==> inputs of run F <==
// CPU
module CPU(result,pc_value,r0_value,rf_we,instr,rst, clk);
input clk;
input rst;
input [15:0] instr;
output [15:0] result;
output [15:0] pc_value;
output [15:0] r0_value;
output rf_we;
wire [15:0] r0;
wire [15:0]out_ireg;
wire [3:0]out_idec_to_addrRdest;
wire [3:0]out_idec_to_addrRsrc;
wire [2:0]out_idec_to_alu_select;
wire [3:0]out_immHigh_idec;
wire out_wr_en_idec;
wire out_arith_mux_select0_idec;
wire out_arith_mux_select1_idec;
wire [15:0]out_arith_mux_to_alu_input;
wire [15:0] out_rfRsrc_to_arith_mux;
wire [15:0] out_imm_sign_extended_to_arith_mux;
wire [15:0] out_imm_zero_extended_to_arith_mux;
wire [15:0]out_rfRdest_to_alu;
wire [15:0] out_alu_to_mux;
wire C,V,N,Z;
wire [15:0] out_muxload;
wire select_mux_load;
wire select_mux_mov;
wire [15:0] out_left_shifted_to_muxload_in;
wire [15:0] out_ram_to_muxload_in;
wire ram_en;
wire [15:0]out_pc;
assign pc_value = out_pc;
assign r0_value = r0;
assign rf_we = out_wr_en_idec;
wire [2:0]select_mux_which_load;
wire [15:0] out_mov_mux;
wire [15:0] out_mux_to_rf;
assign result = out_mux_to_rf;
wire [15:0] out_shifter_to_select_mux_which_load;
wire [15:0] out_mux_to_shifter_in;
wire select_which_to_shift;
wire branch;
wire jump;
wire [15:0] bj_value;
wire select_br_or_jump;
wire [15:0] out_psr;
wire [15:0]input_psr;
assign input_psr[0] = C;
assign input_psr[1] = V;
assign input_psr[2] = N;
assign input_psr[3] = Z;
assign input_psr[15:4] = 12'b0;
inde dec(ram_en, select_br_or_jump, branch, jump, select_which_to_shift, select_mux_mov, select_mux_load,select_mux_which_load,out_immHigh_idec,out_idec_to_addrRdest, out_idec_to_addrRsrc, out_idec_to_alu_select, out_wr_en_idec,out_arith_mux_select1_idec, out_arith_mux_select0_idec, out_ireg, out_psr[3:0]);
reg16 inst_reg(rst, clk, instr, out_ireg);
reg16 psr(rst, clk, input_psr, out_psr);
  ...
make LEC_CHECK=0 ABC_AREA=0 CAP_MARGIN=5 CELL_PAD_IN_SITES_DETAIL_PLACEMENT=0 CELL_PAD_IN_SITES_GLOBAL_PLACEMENT=0 CORE_ASPECT_RATIO=1.19 CORE_MARGIN=2 CORE_UTILIZATION=61 CTS_CLUSTER_DIAMETER=378 CTS_CLUSTER_SIZE=48 GPL_ROUTABILITY_DRIVEN=1 HOLD_SLACK_MARGIN=0.01 MAX_ROUTING_LAYER=met4 PLACE_DENSITY_LB_ADDON=0.01 SETUP_SLACK_MARGIN=1.52 SLEW_MARGIN=40 TNS_END_PERCENT=35 finish   # period 5.22 ns
run.sh (not shown) runs the stock make flow with config.mk's settings and CLKGATE_MAP_FILE=.
==> inputs of run X, as changes to run F <==
Settings changed: CELL_PAD_IN_SITES_GLOBAL_PLACEMENT 0 to 3, CORE_ASPECT_RATIO 1.19 to 0.5, CORE_MARGIN 2 to 7, CORE_UTILIZATION 61 to 23, CTS_CLUSTER_DIAMETER 378 to 58, CTS_CLUSTER_SIZE 48 to 23, GPL_TIMING_DRIVEN from default to 0, PLACE_DENSITY from default to 0.86, PLACE_DENSITY_LB_ADDON 0.01 to default, SETUP_SLACK_MARGIN 1.52 to default, TNS_END_PERCENT 35 to 80.
==> flow/constraint.sdc (replaced) <==
create_clock -name core_clock -period 5.57 [get_ports {clk}]
set_input_delay 1.1140 -clock core_clock [delete_from_list [all_inputs] [get_ports {clk}]]
set_output_delay 1.1140 -clock core_clock [all_outputs]
set_load 0.01 [all_outputs]
==> inputs of run K, as changes to run F <==
Settings changed: CELL_PAD_IN_SITES_DETAIL_PLACEMENT 0 to 2, CELL_PAD_IN_SITES_GLOBAL_PLACEMENT 0 to 2, CORE_ASPECT_RATIO 1.19 to 0.5, CORE_MARGIN 2 to 7, CORE_UTILIZATION 61 to 23, CTS_CLUSTER_DIAMETER 378 to 91, CTS_CLUSTER_SIZE 48 to default, GPL_TIMING_DRIVEN from default to 0, MAX_ROUTING_LAYER met4 to default, PLACE_DENSITY from default to 0.86, PLACE_DENSITY_LB_ADDON 0.01 to default, SETUP_SLACK_MARGIN 1.52 to -0.94, TNS_END_PERCENT 35 to 80.
==> flow/constraint.sdc (replaced) <==
create_clock -name core_clock -period 15.2 [get_ports {clk}]
set_input_delay 3.0400 -clock core_clock [delete_from_list [all_inputs] [get_ports {clk}]]
set_output_delay 3.0400 -clock core_clock [all_outputs]
set_load 0.01 [all_outputs]
==> comparison <==
- The power of run X is 3.0 times that of run K.
- Run X ran to the end with violations: negative setup slack. Run F died in global routing (5_1_grt). Run K passed the timing, design-rule and antenna checks.
- Routed wire length: run K is higher than run X (about 6.5%).
- Of run K and run X, run K has the higher clock skew (gap 0.0094 ns).
- Between run K and run X, the lower first-iteration DRC count is in run X (gap 11%, measured against run X).

========
==> sierra <==
Starting RTL as in the previous note.
make LEC_CHECK=0 CAP_MARGIN=20 CORE_MARGIN=2 CORE_UTILIZATION=29 CTS_CLUSTER_SIZE=45 MAX_ROUTING_LAYER=met5 MIN_ROUTING_LAYER=met1 PLACE_DENSITY_LB_ADDON=0.13 SLEW_MARGIN=15 finish   # period 8.39 ns
==> zinc: changes against sierra <==
==> flow/config.mk (replaced) <==
export PLATFORM = sky130hd
export DESIGN_NAME = CPU
export DESIGN_NICKNAME = CPU
export VERILOG_FILES = /design/flow/design.v
export SDC_FILE = /design/flow/constraint.sdc
export NUM_CORES = 4
export LEC_CHECK = 0
export ABC_AREA = 0
export CAP_MARGIN = 5
export CELL_PAD_IN_SITES_DETAIL_PLACEMENT = 2
export CELL_PAD_IN_SITES_GLOBAL_PLACEMENT = 3
export CORE_ASPECT_RATIO = 0.5
export CORE_MARGIN = 7
export CORE_UTILIZATION = 23
export CTS_CLUSTER_DIAMETER = 58
export CTS_CLUSTER_SIZE = 23
export GPL_ROUTABILITY_DRIVEN = 0
export GPL_TIMING_DRIVEN = 0
export HOLD_SLACK_MARGIN = 0.01
export MAX_ROUTING_LAYER = met4
export PLACE_DENSITY = 0.86
export SLEW_MARGIN = 40
export TNS_END_PERCENT = 80
==> flow/constraint.sdc (replaced) <==
create_clock -name core_clock -period 15.2 [get_ports {clk}]
set_input_delay 3.0400 -clock core_clock [delete_from_list [all_inputs] [get_ports {clk}]]
set_output_delay 3.0400 -clock core_clock [all_outputs]
set_load 0.01 [all_outputs]
==> yarrow: changes against sierra <==
==> flow/config.mk (replaced) <==
export PLATFORM = sky130hd
export DESIGN_NAME = CPU
export DESIGN_NICKNAME = CPU
export VERILOG_FILES = /design/flow/design.v
export SDC_FILE = /design/flow/constraint.sdc
export NUM_CORES = 4
export LEC_CHECK = 0
export ABC_AREA = 0
export CAP_MARGIN = 20
export CELL_PAD_IN_SITES_DETAIL_PLACEMENT = 1
export CORE_ASPECT_RATIO = 1.07
export CORE_MARGIN = 10
export CORE_UTILIZATION = 38
export CTS_CLUSTER_DIAMETER = 265
export CTS_CLUSTER_SIZE = 36
export GPL_TIMING_DRIVEN = 0
export MIN_ROUTING_LAYER = met2
export PLACE_DENSITY_LB_ADDON = 0.07
export SETUP_SLACK_MARGIN = 0.03
export SLEW_MARGIN = 0
==> flow/constraint.sdc (replaced) <==
create_clock -name core_clock -period 6.32 [get_ports {clk}]
set_input_delay 1.2640 -clock core_clock [delete_from_list [all_inputs] [get_ports {clk}]]
set_output_delay 1.2640 -clock core_clock [all_outputs]
set_load 0.01 [all_outputs]
==> willow: changes against sierra <==
==> flow/config.mk (replaced) <==
export PLATFORM = sky130hd
export DESIGN_NAME = CPU
export DESIGN_NICKNAME = CPU
export VERILOG_FILES = /design/flow/design.v
export SDC_FILE = /design/flow/constraint.sdc
export NUM_CORES = 4
export LEC_CHECK = 0
export CAP_MARGIN = 20
export CORE_MARGIN = 2
export CORE_UTILIZATION = 9
export PLACE_DENSITY = 0.6
export SLEW_MARGIN = 20
==> flow/constraint.sdc (replaced) <==
create_clock -name core_clock -period 12.7 [get_ports {clk}]
set_input_delay 2.5400 -clock core_clock [delete_from_list [all_inputs] [get_ports {clk}]]
set_output_delay 2.5400 -clock core_clock [all_outputs]
set_load 0.01 [all_outputs]
==> results <==
	zinc	willow	sierra	yarrow
Worst Hold End	reg_file16.mem[13][5]$_DFFE_PP0P_	reg_file16.mem[11][6]$_DFFE_PP0P_	reg_file16.mem[8][9]$_DFFE_PP0P_	-
Starting density of the core	23.2%	9.02%	29.2%	38.3%
Final hold violation count	0	0	0	-
Portion of total power attributed to combinational logic	39.9%	37.0%	37.6%	-
Run status	finished clean	finished clean	finished clean	stopped before the end
Stage where the flow stopped	-	-	-	5_1_grt
Setup crit start	inst_reg.Q[1]$_DFF_PP0_	inst_reg.Q[2]$_DFF_PP0_	inst_reg.Q[1]$_DFF_PP0_	-
End of the worst register-to-register path	psr.Q[3]$_DFF_PP0_	reg_file16.mem[8][11]$_DFFE_PP0P_	pc.new_count[15]$_DFF_PP0_	-
Clock distribution power	1410 uW	1850 uW	3060 uW	-
Nonclk inv count	73	73	73	-
Total inserted antenna cells	8	8	2	-
Detail-routed via count per cell	5.86	3.47	5.90	-
WP data arrival	9500 ps	8730 ps	6520 ps	-
Final setup violation count	0	0	0	-

========
==> v7: inputs <==
CPU again, from the RTL that the note above started with.
## CPU
module CPU(result,pc_value,r0_value,rf_we,instr,rst, clk);
input clk;
input rst;
input [15:0] instr;
output [15:0] result;
output [15:0] pc_value;
output [15:0] r0_value;
output rf_we;
wire [15:0] r0;
wire [15:0]out_ireg;
wire [3:0]out_idec_to_addrRdest;
wire [3:0]out_idec_to_addrRsrc;
wire [2:0]out_idec_to_alu_select;
wire [3:0]out_immHigh_idec;
wire out_wr_en_idec;
wire out_arith_mux_select0_idec;
wire out_arith_mux_select1_idec;
wire [15:0]out_arith_mux_to_alu_input;
wire [15:0] out_rfRsrc_to_arith_mux;
wire [15:0] out_imm_sign_extended_to_arith_mux;
wire [15:0] out_imm_zero_extended_to_arith_mux;
wire [15:0]out_rfRdest_to_alu;
wire [15:0] out_alu_to_mux;
wire C,V,N,Z;
wire [15:0] out_muxload;
wire select_mux_load;
wire select_mux_mov;
wire [15:0] out_left_shifted_to_muxload_in;
wire [15:0] out_ram_to_muxload_in;
wire ram_en;
wire [15:0]out_pc;
assign pc_value = out_pc;
assign r0_value = r0;
assign rf_we = out_wr_en_idec;
wire [2:0]select_mux_which_load;
wire [15:0] out_mov_mux;
wire [15:0] out_mux_to_rf;
assign result = out_mux_to_rf;
wire [15:0] out_shifter_to_select_mux_which_load;
wire [15:0] out_mux_to_shifter_in;
wire select_which_to_shift;
wire branch;
wire jump;
wire [15:0] bj_value;
wire select_br_or_jump;
wire [15:0] out_psr;
wire [15:0]input_psr;
assign input_psr[0] = C;
assign input_psr[1] = V;
assign input_psr[2] = N;
assign input_psr[3] = Z;
assign input_psr[15:4] = 12'b0;
  ...
==> flow/config.mk <==
export PLATFORM = sky130hd
export DESIGN_NAME = CPU
export DESIGN_NICKNAME = CPU
export VERILOG_FILES = /design/flow/design.v
export SDC_FILE = /design/flow/constraint.sdc
export NUM_CORES = 4
export LEC_CHECK = 0
export ABC_AREA = 1
export CAP_MARGIN = 40
export CELL_PAD_IN_SITES_DETAIL_PLACEMENT = 1
export CELL_PAD_IN_SITES_GLOBAL_PLACEMENT = 1
export CORE_ASPECT_RATIO = 0.56
export CORE_MARGIN = 6
export CORE_UTILIZATION = 40
export GPL_TIMING_DRIVEN = 1
export PLACE_DENSITY = 0.6
export SLEW_MARGIN = 5
export TNS_END_PERCENT = 55
==> flow/constraint.sdc <==
create_clock -name core_clock -period 12.9 [get_ports {clk}]
set_input_delay 2.5800 -clock core_clock [delete_from_list [all_inputs] [get_ports {clk}]]
set_output_delay 2.5800 -clock core_clock [all_outputs]
set_load 0.01 [all_outputs]
==> v21: changes against v7 <==
==> flow/config.mk (replaced) <==
export PLATFORM = sky130hd
export DESIGN_NAME = CPU
export DESIGN_NICKNAME = CPU
export VERILOG_FILES = /design/flow/design.v
export SDC_FILE = /design/flow/constraint.sdc
export NUM_CORES = 4
export LEC_CHECK = 0
export ABC_AREA = 1
export CAP_MARGIN = 0
export CORE_ASPECT_RATIO = 1.63
export CORE_MARGIN = 7
export CORE_UTILIZATION = 38
export MIN_ROUTING_LAYER = met2
export SETUP_SLACK_MARGIN = 0.03
export SLEW_MARGIN = 20
==> flow/constraint.sdc (replaced) <==
create_clock -name core_clock -period 6.32 [get_ports {clk}]
set_input_delay 1.2640 -clock core_clock [delete_from_list [all_inputs] [get_ports {clk}]]
set_output_delay 1.2640 -clock core_clock [all_outputs]
set_load 0.01 [all_outputs]
==> summary of the runs <==
v21 finished with negative setup slack left. v7 went through all stages and came out clean.
Against v7, the register-to-register slack of v21 is worse by 4.6 ns.
Of v7 and v21, v7 has the higher critical path depth (gap 1).
In v7 the hold slack is higher than in v21, by 0.0035 ns.
Wire length: v21 is larger than v7 (3.3%).
Of v7 and v21, v21 has the higher power (gap about 55%, measured against v21).
Between v21 and v7, the lower final area is in v7 (gap 9.2%, measured against v7).
Between v7 and v21, the lower die size is in v7 (gap 6.0%, measured against v21).
Between v21 and v7, the lower via count is in v7 (gap 36%, measured against v7).
Of v7 and v21, v21 has the higher clock power (gap about 54%, measured against v21).
==> figures <==
Core footprint: v21 79300 µm²; v7 75000 µm²
Pwr Density: v21 439 nW/µm²; v7 215 nW/µm²
Combinational share of power: v21 0.449; v7 0.403
Worst path arrival time: v21 5.43 ns; v7 8.21 ns
Post-layout instance area: v21 37900 µm²; v7 34700 µm²
Unrepaired setup endpoints after global routing: v21 true; v7 false
Req. time, crit path: v21 5.06 ns; v7 10.32 ns
Die W: v21 236 µm; v7 380 µm
Met2 WL post-DR: v21 79000 µm; v7 62800 µm
Status: v21 finished with violations; v7 no timing/DRC/antenna violations
Reasons for failing layout checks: v21 negative setup slack; v7 -
Launch instance of the worst min-delay path: v21 reg_file16.mem[13][11]$_DFFE_PP0P_; v7 reg_file16.mem[8][11]$_DFFE_PP0P_
Tally of filler cells in the layout: v21 7869; v7 8819
Power Total: v21 16.7 mW; v7 7.47 mW
Routed via count: v21 41.9k; v7 30.9k
Number of CTS-inserted buffers: v21 54; v7 51
End point of the most critical hold path: v21 reg_file16.mem[13][11]$_DFFE_PP0P_; v7 reg_file16.mem[8][11]$_DFFE_PP0P_
Switching portion of total power: v21 0.444; v7 0.458
Global-route met3 utilization: v21 0.624; v7 0.149
Global Route met2 Usage: v21 0.689; v7 0.514
Share of power burned in the clock network: v21 0.217; v7 0.221
Power figures rest on the tool's default switching activity, not on a simulated workload.
